==> run a: inputs <==
Design UT_TOP, start of the top module:
module UT_TOP (
    clk, rst_n, in_valid, in_time,
    out_valid, out_display, out_day
);
clock: 10.6 ns
lec_check: 0
cap_margin: 35
cell_pad_in_sites_detail_placement: 1
core_aspect_ratio: 0.96
core_margin: 2
core_utilization: 15
cts_cluster_diameter: 158
gpl_routability_driven: 0
hold_slack_margin: 0.05
max_routing_layer: met4
min_routing_layer: met2
place_density_lb_addon: 0.09
slew_margin: 20
run.sh (not shown) runs the stock make flow with config.mk's settings and CLKGATE_MAP_FILE=.
==> inputs of run b, as changes to run a <==
==> flow/config.mk (replaced) <==
export PLATFORM = sky130hd
export DESIGN_NAME = UT_TOP
export DESIGN_NICKNAME = UT_TOP
export VERILOG_FILES = /design/flow/design.v
export SDC_FILE = /design/flow/constraint.sdc
export NUM_CORES = 4
export LEC_CHECK = 0
export CAP_MARGIN = 5
export CORE_MARGIN = 2
export CORE_UTILIZATION = 72
export CTS_CLUSTER_SIZE = 68
export PLACE_DENSITY_LB_ADDON = 0.0
export SETUP_SLACK_MARGIN = -0.9
export SLEW_MARGIN = 40
==> flow/constraint.sdc (replaced) <==
create_clock -name core_clock -period 12.3 [get_ports {clk}]
set_input_delay 2.4600 -clock core_clock [delete_from_list [all_inputs] [get_ports {clk}]]
set_output_delay 2.4600 -clock core_clock [all_outputs]
set_load 0.01 [all_outputs]
==> results <==
metric                                                                run a                       run b
CTS H-tree lvls                                                           2                           1
Setup_tns                                                          -9.30 ns                    -4.17 ns
Signal buf overhead                                                   8.58%                       6.12%
Final Net Count                                                       6,540                       6,328
Run status                                       complete, but fails checks  complete, but fails checks
Reasons for failing layout checks                              setup timing                setup timing
Core Rows                                                               188                          87
Met2 Use GR                                                           30.3%                       79.6%
Die width                                                            539 um                      243 um
Routed len/inst                                                     24.9 um                     23.9 um
Met3 demand-to-capacity share in global routing                       36.4%                       18.3%
Final Skew                                                        0.0253 ns                   0.0245 ns
Met3 routed wirelength                                               109 mm                     25.6 mm
Wire length after detailed routing                                   248 mm                      164 mm
Filler instances                                                     33,300                       4,059
Core utilization of the finished layout                               18.4%                       78.8%
Highest clock frequency the design can meet                        72.7 MHz                    72.8 MHz
Comb area share                                                       66.0%                       73.7%


==> trial 61: inputs <==
Starting RTL as in the previous note.
export LEC_CHECK = 0
export ABC_AREA = 0
export CAP_MARGIN = 10
export CELL_PAD_IN_SITES_DETAIL_PLACEMENT = 2
export CORE_MARGIN = 3
export CORE_UTILIZATION = 64
export CTS_CLUSTER_DIAMETER = 368
export CTS_CLUSTER_SIZE = 78
export GPL_ROUTABILITY_DRIVEN = 1
export MAX_ROUTING_LAYER = met5
export MIN_ROUTING_LAYER = met2
export PLACE_DENSITY_LB_ADDON = 0.01
export SETUP_SLACK_MARGIN = 0.27
export SLEW_MARGIN = 20
create_clock -name core_clock -period 11.8 [get_ports {clk}]
==> build 23 (differences from trial 61) <==
Settings changed: ABC_AREA 0 to default, CAP_MARGIN 10 to 20, CELL_PAD_IN_SITES_DETAIL_PLACEMENT 2 to default, CORE_ASPECT_RATIO from default to 1.15, CORE_MARGIN 3 to 2, CORE_UTILIZATION 64 to 72, CTS_CLUSTER_DIAMETER 368 to 168, CTS_CLUSTER_SIZE 78 to default, MAX_ROUTING_LAYER met5 to met4, MIN_ROUTING_LAYER met2 to default, PLACE_DENSITY_LB_ADDON 0.01 to default, SETUP_SLACK_MARGIN 0.27 to default, TNS_END_PERCENT from default to 50.
==> flow/constraint.sdc (replaced) <==
create_clock -name core_clock -period 11.9 [get_ports {clk}]
set_input_delay 2.3800 -clock core_clock [delete_from_list [all_inputs] [get_ports {clk}]]
set_output_delay 2.3800 -clock core_clock [all_outputs]
set_load 0.01 [all_outputs]
==> build 38 (differences from trial 61) <==
Settings changed: ABC_AREA 0 to default, CAP_MARGIN 10 to 20, CELL_PAD_IN_SITES_DETAIL_PLACEMENT 2 to default, CORE_ASPECT_RATIO from default to 1.15, CORE_MARGIN 3 to 2, CORE_UTILIZATION 64 to 18, CTS_CLUSTER_DIAMETER 368 to 168, CTS_CLUSTER_SIZE 78 to default, MAX_ROUTING_LAYER met5 to default, MIN_ROUTING_LAYER met2 to default, PLACE_DENSITY_LB_ADDON 0.01 to 0.28, SETUP_SLACK_MARGIN 0.27 to -2.0, TNS_END_PERCENT from default to 50.
==> flow/constraint.sdc (replaced) <==
create_clock -name core_clock -period 21.0 [get_ports {clk}]
set_input_delay 4.2000 -clock core_clock [delete_from_list [all_inputs] [get_ports {clk}]]
set_output_delay 4.2000 -clock core_clock [all_outputs]
set_load 0.01 [all_outputs]
==> summary of the runs <==
Build 23 finished with negative setup slack left. Trial 61 died in detailed placement (DPL-0033). Build 38 produced a clean layout.
Synthesized cell count is the same in build 38 and build 23.
Flip-flop count is the same in build 23 and build 38.
Of build 38 and build 23, build 23 has the higher sequential share of layout area (gap 0.39 points).
In build 38 the wire length is larger than in build 23, by about 11%.
Between build 38 and build 23, the lower final area is in build 23 (gap about 2.8%, measured against build 23).
Of build 23 and build 38, build 38 has the higher clock skew (gap 0.018 ns).
Area after synthesis is the same in trial 61 and build 38.


==> inputs of 01-28 <==
Starting RTL as in the previous note.
clock: 10.6 ns
lec_check: 0
cap_margin: 35
cell_pad_in_sites_detail_placement: 1
core_aspect_ratio: 0.96
core_margin: 2
core_utilization: 40
cts_cluster_diameter: 158
gpl_routability_driven: 0
hold_slack_margin: 0.05
max_routing_layer: met4
min_routing_layer: met2
place_density_lb_addon: 0.0
slew_margin: 20
==> 01-22 (differences from 01-28) <==
==> flow/config.mk (replaced) <==
export PLATFORM = sky130hd
export DESIGN_NAME = UT_TOP
export DESIGN_NICKNAME = UT_TOP
export VERILOG_FILES = /design/flow/design.v
export SDC_FILE = /design/flow/constraint.sdc
export NUM_CORES = 4
export LEC_CHECK = 0
export CAP_MARGIN = 20
export CORE_MARGIN = 2
export CORE_UTILIZATION = 66
export SETUP_SLACK_MARGIN = 3.51
export SLEW_MARGIN = 20
==> flow/constraint.sdc (replaced) <==
create_clock -name core_clock -period 13.9 [get_ports {clk}]
set_input_delay 2.7800 -clock core_clock [delete_from_list [all_inputs] [get_ports {clk}]]
set_output_delay 2.7800 -clock core_clock [all_outputs]
set_load 0.01 [all_outputs]
==> 12-13 (differences from 01-28) <==
==> flow/config.mk (replaced) <==
export PLATFORM = sky130hd
export DESIGN_NAME = UT_TOP
export DESIGN_NICKNAME = UT_TOP
export VERILOG_FILES = /design/flow/design.v
export SDC_FILE = /design/flow/constraint.sdc
export NUM_CORES = 4
export LEC_CHECK = 0
export CAP_MARGIN = 20
export CORE_MARGIN = 2
export CORE_UTILIZATION = 65
export PLACE_DENSITY_LB_ADDON = 0.0
export SETUP_SLACK_MARGIN = 3.81
export SLEW_MARGIN = 40
==> flow/constraint.sdc (replaced) <==
create_clock -name core_clock -period 14.5 [get_ports {clk}]
set_input_delay 2.9000 -clock core_clock [delete_from_list [all_inputs] [get_ports {clk}]]
set_output_delay 2.9000 -clock core_clock [all_outputs]
set_load 0.01 [all_outputs]
==> 10-12 (differences from 01-28) <==
==> flow/config.mk (replaced) <==
export PLATFORM = sky130hd
export DESIGN_NAME = UT_TOP
export DESIGN_NICKNAME = UT_TOP
export VERILOG_FILES = /design/flow/design.v
export SDC_FILE = /design/flow/constraint.sdc
export NUM_CORES = 4
export LEC_CHECK = 0
export ABC_AREA = 1
export CAP_MARGIN = 20
export CELL_PAD_IN_SITES_GLOBAL_PLACEMENT = 0
export CORE_MARGIN = 2
export CORE_UTILIZATION = 55
export GPL_ROUTABILITY_DRIVEN = 1
export GPL_TIMING_DRIVEN = 1
export MAX_ROUTING_LAYER = met4
export MIN_ROUTING_LAYER = met1
export PLACE_DENSITY = 0.48
export SLEW_MARGIN = 20
==> flow/constraint.sdc (replaced) <==
create_clock -name core_clock -period 20.0 [get_ports {clk}]
set_input_delay 4.0000 -clock core_clock [delete_from_list [all_inputs] [get_ports {clk}]]
set_output_delay 4.0000 -clock core_clock [all_outputs]
set_load 0.01 [all_outputs]
==> comparison table <==
metric	01-28	10-12	01-22	12-13
Minimum clock period	-	16.00 ns	14.76 ns	14.17 ns
DRC violations left	-	0	0	0
Worst Hold Endpoint	-	date_ip_out[4]$_DFFE_PN0P_	second_ip_in[5]$_DFFE_PN0P_	second_ip_in[4]$_DFFE_PN0P_
Remaining antenna violation count after routing	-	0	0	0
Non-clk buf share	-	3.12%	5.15%	4.95%
Capture point of the critical path	-	out_day[1]$_DFFE_PN0P_	out_day[2]$_DFFE_PN0P_	out_day[1]$_DFFE_PN0P_
Outcome	aborted with a tool error	finished clean	failed layout checks	finished clean
Last stage reached	5_1_grt	-	-	-
Violated checks	-	-	negative setup slack	-
CTS tree	-	done	done	done
Slowest CP cell	-	sky130_fd_sc_hd__dfrtp_1	sky130_fd_sc_hd__or4_4	sky130_fd_sc_hd__or4_4
Final routed wire length divided by cell count	-	23.5 um	23.6 um	23.4 um
Area of combinational cells with multiple inputs	-	28400 sq um	33100 sq um	33200 sq um
Total length of routed wires	-	178000 um	163000 um	161000 um
Number of nets in the layout	-	6829	6272	6260
Sequential share of cell area	-	15.1%	14.2%	14.2%
Number of rows in the core area	115	98	91	92
Number of clock buffers in the layout	-	33	42	36
Wire length on met1	-	66200 um	59000 um	59300 um
Top-area cell share	14.7%	15.4%	14.7%	14.7%
Layout buffer count excluding clock buffers	-	160	284	273
Width of the die	332 um	272 um	254 um	256 um
Actual slew at the worst max-slew pin	-	1.09 ns	1.14 ns	1.02 ns
Number of OpenROAD warnings	-	106	112	107
Die H	319 um	272 um	254 um	256 um


==> wip/juniper <==
UT_TOP again, from the RTL that the note above started with.
Design UT_TOP, start of the top module:
module UT_TOP (
    clk, rst_n, in_valid, in_time,
    out_valid, out_display, out_day
);
make LEC_CHECK=0 ABC_AREA=1 CAP_MARGIN=5 CORE_ASPECT_RATIO=1.15 CORE_MARGIN=2 CORE_UTILIZATION=71 CTS_CLUSTER_DIAMETER=260 CTS_CLUSTER_SIZE=17 GPL_ROUTABILITY_DRIVEN=1 PLACE_DENSITY_LB_ADDON=0.28 SETUP_SLACK_MARGIN=-2.0 SLEW_MARGIN=20 TNS_END_PERCENT=50 finish   # period 10.4 ns
==> wip/fjord: changes against wip/juniper <==
Settings changed: ABC_AREA 1 to not set, CAP_MARGIN 5 to 20, CORE_ASPECT_RATIO 1.15 to not set, CORE_UTILIZATION 71 to 72, CTS_CLUSTER_DIAMETER 260 to not set, CTS_CLUSTER_SIZE 17 to 49, GPL_ROUTABILITY_DRIVEN 1 to not set, PLACE_DENSITY_LB_ADDON 0.28 to 0.0, SETUP_SLACK_MARGIN -2.0 to -0.9, SLEW_MARGIN 20 to 5, TNS_END_PERCENT 50 to not set.
==> flow/constraint.sdc (replaced) <==
create_clock -name core_clock -period 12.3 [get_ports {clk}]
set_input_delay 2.4600 -clock core_clock [delete_from_list [all_inputs] [get_ports {clk}]]
set_output_delay 2.4600 -clock core_clock [all_outputs]
set_load 0.01 [all_outputs]
==> notes <==
- wip/fjord reached the layout checks and failed them: setup timing. wip/juniper failed in global routing.
- In wip/fjord the synthesized cell count is lower than in wip/juniper, by 6.7%.
- Between wip/juniper and wip/fjord, the lower area after synthesis is in wip/juniper (gap 4.5%, measured against wip/fjord).
- Of wip/juniper and wip/fjord, wip/fjord has the higher die area (gap about 3%, measured against wip/fjord).
==> figures <==
quantity                                                                    wip/fjord                wip/juniper
Die Wd                                                                       243.3 µm                   223.6 µm
Number of gates resized after cts                                                  40                         46
Syn Nets                                                                        6,508                      6,961
Core outline area                                                          56,500 µm²                 54,790 µm²
Total die area                                                             59,180 µm²                 57,370 µm²
Fraction of the mapped netlist area in simple logic gates                      0.2480                     0.2701
Number of cells in Yosys stat                                                   6,260                      6,713
Synthesized area per cell                                                   6.585 µm²                  5.867 µm²
Number of instances in the synthesized netlist                                  6,260                      6,713
Mux contribution to synthesized area                                          0.02556                  0.0002542
Run status                                                 complete, but fails checks  aborted with a tool error
Failing step                                                                        -             global routing
Layout check failures                                                    setup timing                          -
DP HPWL                                                                      112.7 mm                   122.8 mm
Die Span Y                                                                   243.3 µm                   256.6 µm
Number of placed instances with taps included                                   6,785                      7,372
Post-synth design cell area                                                41,220 µm²                 39,380 µm²
Adder and majority gate portion of the synthesized area                       0.07273                    0.07428
Floorplan-stage core utilization                                               0.7297                     0.7188


==> yarrow: inputs <==
UT_TOP again, from the RTL that the note above started with.
make LEC_CHECK=0 CAP_MARGIN=0 CORE_MARGIN=2 CORE_UTILIZATION=72 PLACE_DENSITY=0.35 SETUP_SLACK_MARGIN=-0.9 SLEW_MARGIN=40 finish   # period 12.3 ns
==> zinc: changes against yarrow <==
==> flow/config.mk (replaced) <==
export PLATFORM = sky130hd
export DESIGN_NAME = UT_TOP
export DESIGN_NICKNAME = UT_TOP
export VERILOG_FILES = /design/flow/design.v
export SDC_FILE = /design/flow/constraint.sdc
export NUM_CORES = 4
export LEC_CHECK = 0
export CAP_MARGIN = 20
export CORE_ASPECT_RATIO = 1.15
export CORE_MARGIN = 2
export CORE_UTILIZATION = 24
export CTS_CLUSTER_DIAMETER = 168
export GPL_ROUTABILITY_DRIVEN = 1
export HOLD_SLACK_MARGIN = -0.01
export MAX_ROUTING_LAYER = met4
export PLACE_DENSITY_LB_ADDON = 0.28
export SLEW_MARGIN = 20
export TNS_END_PERCENT = 50
==> flow/constraint.sdc (replaced) <==
create_clock -name core_clock -period 21.0 [get_ports {clk}]
set_input_delay 4.2000 -clock core_clock [delete_from_list [all_inputs] [get_ports {clk}]]
set_output_delay 4.2000 -clock core_clock [all_outputs]
set_load 0.01 [all_outputs]
==> results <==
zinc went through all stages and came out clean. yarrow finished but failed the layout checks on negative setup slack.
Die area: yarrow is smaller than zinc (about 70%).
In zinc the clock-buffer cell count is higher than in yarrow, by 8.
In zinc the sequential share of layout area is higher than in yarrow, by 0.086 points.
In zinc the global-route usage is lower than in yarrow, by 34 points.
==> figures <==
item                                                   zinc                yarrow
Status                             timing/DRC/antenna clean       failed layout checks
Reasons for failing layout checks                         -  negative setup slack
Num CTS Buffers                                          34                    30
Die Span Y                                           448 um                243 um
Post-CTS repair timing setup buffer count                 0                    23
Count of antenna diodes in the layout                     1                     0
M1 wire length                                      75.0 mm               56.6 mm
Number of filler instances in the final layout       19,069                 3,996
Met2 usage in global routing                          0.314                 0.809
First-pass GRT wire length                           270 mm                263 mm
Highest metal layer with signal wires                  met4                  met5


==> quartz <==
UT_TOP again, from the RTL that the note above started with.
==> flow/config.mk <==
export PLATFORM = sky130hd
export DESIGN_NAME = UT_TOP
export DESIGN_NICKNAME = UT_TOP
export VERILOG_FILES = /design/flow/design.v
export SDC_FILE = /design/flow/constraint.sdc
export NUM_CORES = 4
export LEC_CHECK = 0
export ABC_AREA = 1
export CAP_MARGIN = 20
export CELL_PAD_IN_SITES_DETAIL_PLACEMENT = 2
export CORE_ASPECT_RATIO = 0.66
export CORE_MARGIN = 8
export CORE_UTILIZATION = 35
export CTS_CLUSTER_DIAMETER = 168
export GPL_ROUTABILITY_DRIVEN = 1
export HOLD_SLACK_MARGIN = -0.01
export MAX_ROUTING_LAYER = met5
export MIN_ROUTING_LAYER = met2
export SLEW_MARGIN = 20
export TNS_END_PERCENT = 80
==> flow/constraint.sdc <==
create_clock -name core_clock -period 21.0 [get_ports {clk}]
set_input_delay 4.2000 -clock core_clock [delete_from_list [all_inputs] [get_ports {clk}]]
set_output_delay 4.2000 -clock core_clock [all_outputs]
set_load 0.01 [all_outputs]
==> nickel: changes against quartz <==
- ABC_AREA: 1 -> unset
- CELL_PAD_IN_SITES_DETAIL_PLACEMENT: 2 -> unset
- CORE_ASPECT_RATIO: 0.66 -> unset
- CORE_MARGIN: 8 -> 2
- CORE_UTILIZATION: 35 -> 72
- CTS_CLUSTER_DIAMETER: 168 -> unset
- GPL_ROUTABILITY_DRIVEN: 1 -> unset
- HOLD_SLACK_MARGIN: -0.01 -> unset
- MAX_ROUTING_LAYER: met5 -> unset
- MIN_ROUTING_LAYER: met2 -> unset
- PLACE_DENSITY_LB_ADDON: unset -> 0.0
- TNS_END_PERCENT: 80 -> unset
==> flow/constraint.sdc (replaced) <==
create_clock -name core_clock -period 11.5 [get_ports {clk}]
set_input_delay 2.3000 -clock core_clock [delete_from_list [all_inputs] [get_ports {clk}]]
set_output_delay 2.3000 -clock core_clock [all_outputs]
set_load 0.01 [all_outputs]
==> summary of the runs <==
nickel completed and failed the layout checks on setup timing. quartz ended with an error in global routing (GRT-0116). Synthesized cell count: quartz is higher than nickel (7.2%). Between nickel and quartz, the lower area after synthesis is in quartz (gap 4.7%, measured against quartz). Die area: nickel is lower than quartz (about 50%).
==> figures <==
metric                                                                    nickel                  quartz
Status                                                complete, but fails checks  stopped before the end
Failing step                                                                   -          global routing
Layout check failures                                               setup timing                       -
Number of nets at floorplan                                                 6508                    6961
Number of core rows                                                           87                     100
Chip Area, Yosys                                                      41220 um^2              39380 um^2
Number of buffers inserted to repair setup after CTS                          22                       0
Sequential share of the synthesized area                                  15.29%                  16.00%
DIE WIDTH                                                               243.3 um                428.9 um
Count of instantiated cells in the yosys netlist                            6260                    6713
Die Area                                                              59180 um^2             123700 um^2
Minimum setup slack after placement                                     -2366 ps                 3661 ps
